==> inputs of v5 <==
==> flow/design.v <==
module mult32x32_fast_arith (
    input logic clk,              
    input logic reset,            
    input logic [31:0] a,         
    input logic [31:0] b,         
    input logic [1:0] a_sel,      
    input logic b_sel,            
    input logic [2:0] shift_sel,  
    input logic upd_prod,         
    input logic clr_prod,         
    output logic a_msb_is_0,      
    output logic b_msw_is_0,      
    output logic [63:0] product   
);
    logic [7:0] a_out;
    logic [15:0] b_out;
    logic [24:0] multi_out;
    logic [63:0] shift_out;
    logic [63:0] adder_out;
    logic [63:0] ff_out;
    assign a_msb_is_0 = ~|a[31:24];  
    assign b_msw_is_0 = ~|b[31:16];  
    always_comb begin
        case (a_sel)
            2'd0: a_out = a[7:0];
            2'd1: a_out = a[15:8];
            2'd2: a_out = a[23:16];
            2'd3: a_out = a[31:24];
            default: a_out = 8'd0;
        endcase
    end
    always_comb begin
        case (b_sel)
            1'b0: b_out = b[15:0];
            1'b1: b_out = b[31:16];
            default: b_out = 16'd0;
        endcase
    end
    always_comb begin
        multi_out = b_out * a_out;
    end
    always_comb begin
        case (shift_sel)
            3'd0: shift_out = multi_out << 0;
            3'd1: shift_out = multi_out << 8;
            3'd2: shift_out = multi_out << 16;
            3'd3: shift_out = multi_out << 24;
            3'd4: shift_out = multi_out << 32;
            3'd5: shift_out = multi_out << 40;
            default: shift_out = 64'd0;
        endcase
    end
    always_comb begin
        adder_out = shift_out + ff_out;
    end
    always_ff @(posedge clk or posedge reset) begin
        if (reset) begin
            ff_out <= '0;
        end else begin
            if (clr_prod) begin
                ff_out <= '0;
            end else if (upd_prod) begin
                ff_out <= adder_out;
            end 
        end 
    end
   assign product = ff_out;
endmodule
module mult32x32_fast_fsm (
    input logic clk,               
    input logic reset,             
    input logic start,             
    input logic a_msb_is_0,        
    input logic b_msw_is_0,        
    output logic busy,             
    output logic [1:0] a_sel,      
    output logic b_sel,            
    output logic [2:0] shift_sel,  
    output logic upd_prod,         
    output logic clr_prod          
);
    typedef enum {
        idle_st,
        a0_b0_st,
        a1_b0_st,
        a2_b0_st,
        a3_b0_st,
        a0_b1_st,
        a1_b1_st,
        a2_b1_st,
        a3_b1_st
      } sm_type;
    sm_type current_state;
    sm_type next_state;
    always_ff @(posedge clk, posedge reset) begin
        if (reset == 1'b1) begin
            current_state <= idle_st;
        end
        else begin
            current_state <= next_state;
        end
    end
    always_comb begin
        next_state = current_state;
        busy = 1'b1;
        a_sel = 2'b00;
        b_sel = 1'b0;
        shift_sel = 3'b000;  
        upd_prod = 1'b1;
        clr_prod = 1'b0;
        case (current_state)
            idle_st: begin
                busy = 1'b0;
                if (start == 1'b1) begin
                    next_state = a0_b0_st;
                    upd_prod = 1'b0;
                    clr_prod = 1'b1;
                end
                else begin
                    upd_prod = 1'b0;
                    clr_prod = 1'b0;
                end
            end
            a0_b0_st: begin
                next_state = a1_b0_st;
                shift_sel = 3'b000;  
            end
            a1_b0_st: begin
                next_state = a2_b0_st;
                a_sel = 2'b01;
                shift_sel = 3'b001;  
            end
            a2_b0_st: begin
                a_sel = 2'b10;
                shift_sel = 3'b010;  
                if (a_msb_is_0 == 1'b1) begin
                    if (b_msw_is_0 == 1'b1) begin
                        next_state = idle_st;
                    end
                    else begin
                        next_state = a0_b1_st;
                    end
                end
                else begin
                    next_state = a3_b0_st;
                end
            end
            a3_b0_st: begin
                a_sel = 2'b11;
                shift_sel = 3'b011;  
                if (b_msw_is_0 == 1'b1) begin
                    next_state = idle_st;
                end
                else begin
                    next_state = a0_b1_st;
                end
            end
            a0_b1_st: begin
                next_state = a1_b1_st;
                a_sel = 2'b00;
                b_sel = 1'b1;
                shift_sel = 3'b010;  
            end
            a1_b1_st: begin
                next_state = a2_b1_st;
                a_sel = 2'b01;
                b_sel = 1'b1;
                shift_sel = 3'b011;  
            end
            a2_b1_st: begin
                a_sel = 2'b10;
                b_sel = 1'b1;
                shift_sel = 3'b100;  
                if (a_msb_is_0 == 1'b1) begin
                    next_state = idle_st;
                end
                else begin
                    next_state = a3_b1_st;
                end
            end
            a3_b1_st: begin
                a_sel = 2'b11;
                b_sel = 1'b1;
                shift_sel = 3'b101;  
                busy = 1'b1;
                if (start == 0) begin
                    next_state = idle_st;
                end
                else begin
                    next_state = a0_b0_st;
                    upd_prod = 1'b0;
                    clr_prod = 1'b1;
                end
            end
        endcase
    end
endmodule
module mult32x32_fast (
    input logic clk,             
    input logic reset,           
    input logic start,           
    input logic [31:0] a,        
    input logic [31:0] b,        
    output logic busy,           
    output logic [63:0] product  
);
    logic [1:0] a_sel;
    logic b_sel;
    logic [2:0] shift_sel;
    logic upd_prod;
    logic clr_prod;
    logic a_msb_is_0;
    logic b_msw_is_0;
    mult32x32_fast_fsm f_fsm_m(
        .clk(clk),
        .reset(reset),
        .start(start),
        .busy(busy),
        .a_sel(a_sel),
        .b_sel(b_sel),
        .shift_sel(shift_sel),
        .upd_prod(upd_prod),
        .clr_prod(clr_prod),
        .a_msb_is_0(a_msb_is_0),
        .b_msw_is_0(b_msw_is_0)
    );
    mult32x32_fast_arith f_arith_m(
        .clk(clk),
        .reset(reset),
        .a(a),
        .b(b),
        .a_sel(a_sel),
        .b_sel(b_sel),
        .shift_sel(shift_sel),
        .upd_prod(upd_prod),
        .clr_prod(clr_prod),
        .a_msb_is_0(a_msb_is_0),
        .b_msw_is_0(b_msw_is_0),
        .product(product)
    );
endmodule
==> flow/run.sh <==
#!/bin/bash
# the make line also repeats each setting of config.mk as NAME=value (left out here)
make -C /OpenROAD-flow-scripts/flow DESIGN_CONFIG=/design/flow/config.mk WORK_HOME=/design/flow/orfs CLKGATE_MAP_FILE= finish
==> flow/config.mk <==
export PLATFORM = sky130hd
export DESIGN_NAME = mult32x32_fast
export DESIGN_NICKNAME = mult32x32_fast
export VERILOG_FILES = /design/flow/design.v
export SDC_FILE = /design/flow/constraint.sdc
export NUM_CORES = 4
export LEC_CHECK = 0
export ABC_AREA = 1
export CAP_MARGIN = 0
export CORE_ASPECT_RATIO = 0.5
export CORE_MARGIN = 9
export CORE_UTILIZATION = 39
export CTS_CLUSTER_DIAMETER = 96
export CTS_CLUSTER_SIZE = 15
export PLACE_DENSITY = 0.95
export SETUP_SLACK_MARGIN = -0.53
export SLEW_MARGIN = 5
export TNS_END_PERCENT = 10
==> flow/constraint.sdc <==
create_clock -name core_clock -period 9.5 [get_ports {clk}]
set_input_delay 1.9000 -clock core_clock [delete_from_list [all_inputs] [get_ports {clk}]]
set_output_delay 1.9000 -clock core_clock [all_outputs]
set_load 0.01 [all_outputs]
==> v16: changes against v5 <==
==> flow/config.mk (replaced) <==
export PLATFORM = sky130hd
export DESIGN_NAME = mult32x32_fast
export DESIGN_NICKNAME = mult32x32_fast
export VERILOG_FILES = /design/flow/design.v
export SDC_FILE = /design/flow/constraint.sdc
export NUM_CORES = 4
export LEC_CHECK = 0
export CAP_MARGIN = 20
export CORE_MARGIN = 2
export CORE_UTILIZATION = 40
export SLEW_MARGIN = 20
==> flow/constraint.sdc (replaced) <==
create_clock -name core_clock -period 9.33 [get_ports {clk}]
set_input_delay 1.8660 -clock core_clock [delete_from_list [all_inputs] [get_ports {clk}]]
set_output_delay 1.8660 -clock core_clock [all_outputs]
set_load 0.01 [all_outputs]
==> v28: changes against v5 <==
==> flow/config.mk (replaced) <==
export PLATFORM = sky130hd
export DESIGN_NAME = mult32x32_fast
export DESIGN_NICKNAME = mult32x32_fast
export VERILOG_FILES = /design/flow/design.v
export SDC_FILE = /design/flow/constraint.sdc
export NUM_CORES = 4
export LEC_CHECK = 0
export CAP_MARGIN = 20
export CORE_MARGIN = 2
export CORE_UTILIZATION = 68
export CTS_CLUSTER_SIZE = 40
export SETUP_SLACK_MARGIN = -0.49
export SLEW_MARGIN = 20
==> flow/constraint.sdc (replaced) <==
create_clock -name core_clock -period 9.27 [get_ports {clk}]
set_input_delay 1.8540 -clock core_clock [delete_from_list [all_inputs] [get_ports {clk}]]
set_output_delay 1.8540 -clock core_clock [all_outputs]
set_load 0.01 [all_outputs]
==> v6: changes against v5 <==
==> flow/config.mk (replaced) <==
export PLATFORM = sky130hd
export DESIGN_NAME = mult32x32_fast
export DESIGN_NICKNAME = mult32x32_fast
export VERILOG_FILES = /design/flow/design.v
export SDC_FILE = /design/flow/constraint.sdc
export NUM_CORES = 4
export LEC_CHECK = 0
export CAP_MARGIN = 40
export CORE_MARGIN = 10
export CORE_UTILIZATION = 21
export HOLD_SLACK_MARGIN = 0.22
export SETUP_SLACK_MARGIN = -0.94
export SLEW_MARGIN = 20
==> summary of the runs <==
- Worst hold slack: v16 < v5 < v6.
- Against v16, the utilization of v5 is lower by 15 points.
- In synthesized area, v6 and v28 do not differ.
- v6 completed, yet does not pass: negative setup slack. v16 ran to the end with no violations. v5 finished clean. v28 stopped in global routing (GRT-0232).
- In v5 the critical path depth is lower than in v6, by 2.
- Clock-buffer cell count is the same in v5 and v6.
- First-iteration DRC count, lowest first: v6, v16, v5.
==> figures <==
Highest Signal Layer: v5 met4; v16 met4; v6 met4; v28 -
Via density per instance: v5 5.49; v16 5.52; v6 4.74; v28 -
Synth top area share: v5 0.168; v16 0.158; v6 0.158; v28 0.158
Cell count along the critical path: v5 31; v16 33; v6 33; v28 -
Cells in synth_stat.txt: v5 2071; v16 1421; v6 1421; v28 1421
Pre-Place Util: v5 0.403; v16 0.409; v6 0.212; v28 0.691
Std-Cell Core Area: v5 32200 um^2; v16 27900 um^2; v6 53800 um^2; v28 16500 um^2
Outcome: v5 no timing/DRC/antenna violations; v16 no timing/DRC/antenna violations; v6 finished with violations; v28 aborted with a tool error
Stage where the flow stopped: v5 -; v16 -; v6 -; v28 global routing
Violated checks: v5 -; v16 -; v6 negative setup slack; v28 -
DIE WIDTH: v5 276 um; v16 173 um; v6 253 um; v28 134 um
Post-Synth Adder-Cell Area: v5 0.234; v16 0.266; v6 0.266; v28 0.266
Final-report hold violation count: v5 0; v16 0; v6 0; v28 -
NonClk Buf Share: v5 0.0965; v16 0.247; v6 0.236; v28 -
Longest individual stage delay on the worst path: v5 0.60 ns; v16 0.56 ns; v6 0.57 ns; v28 -
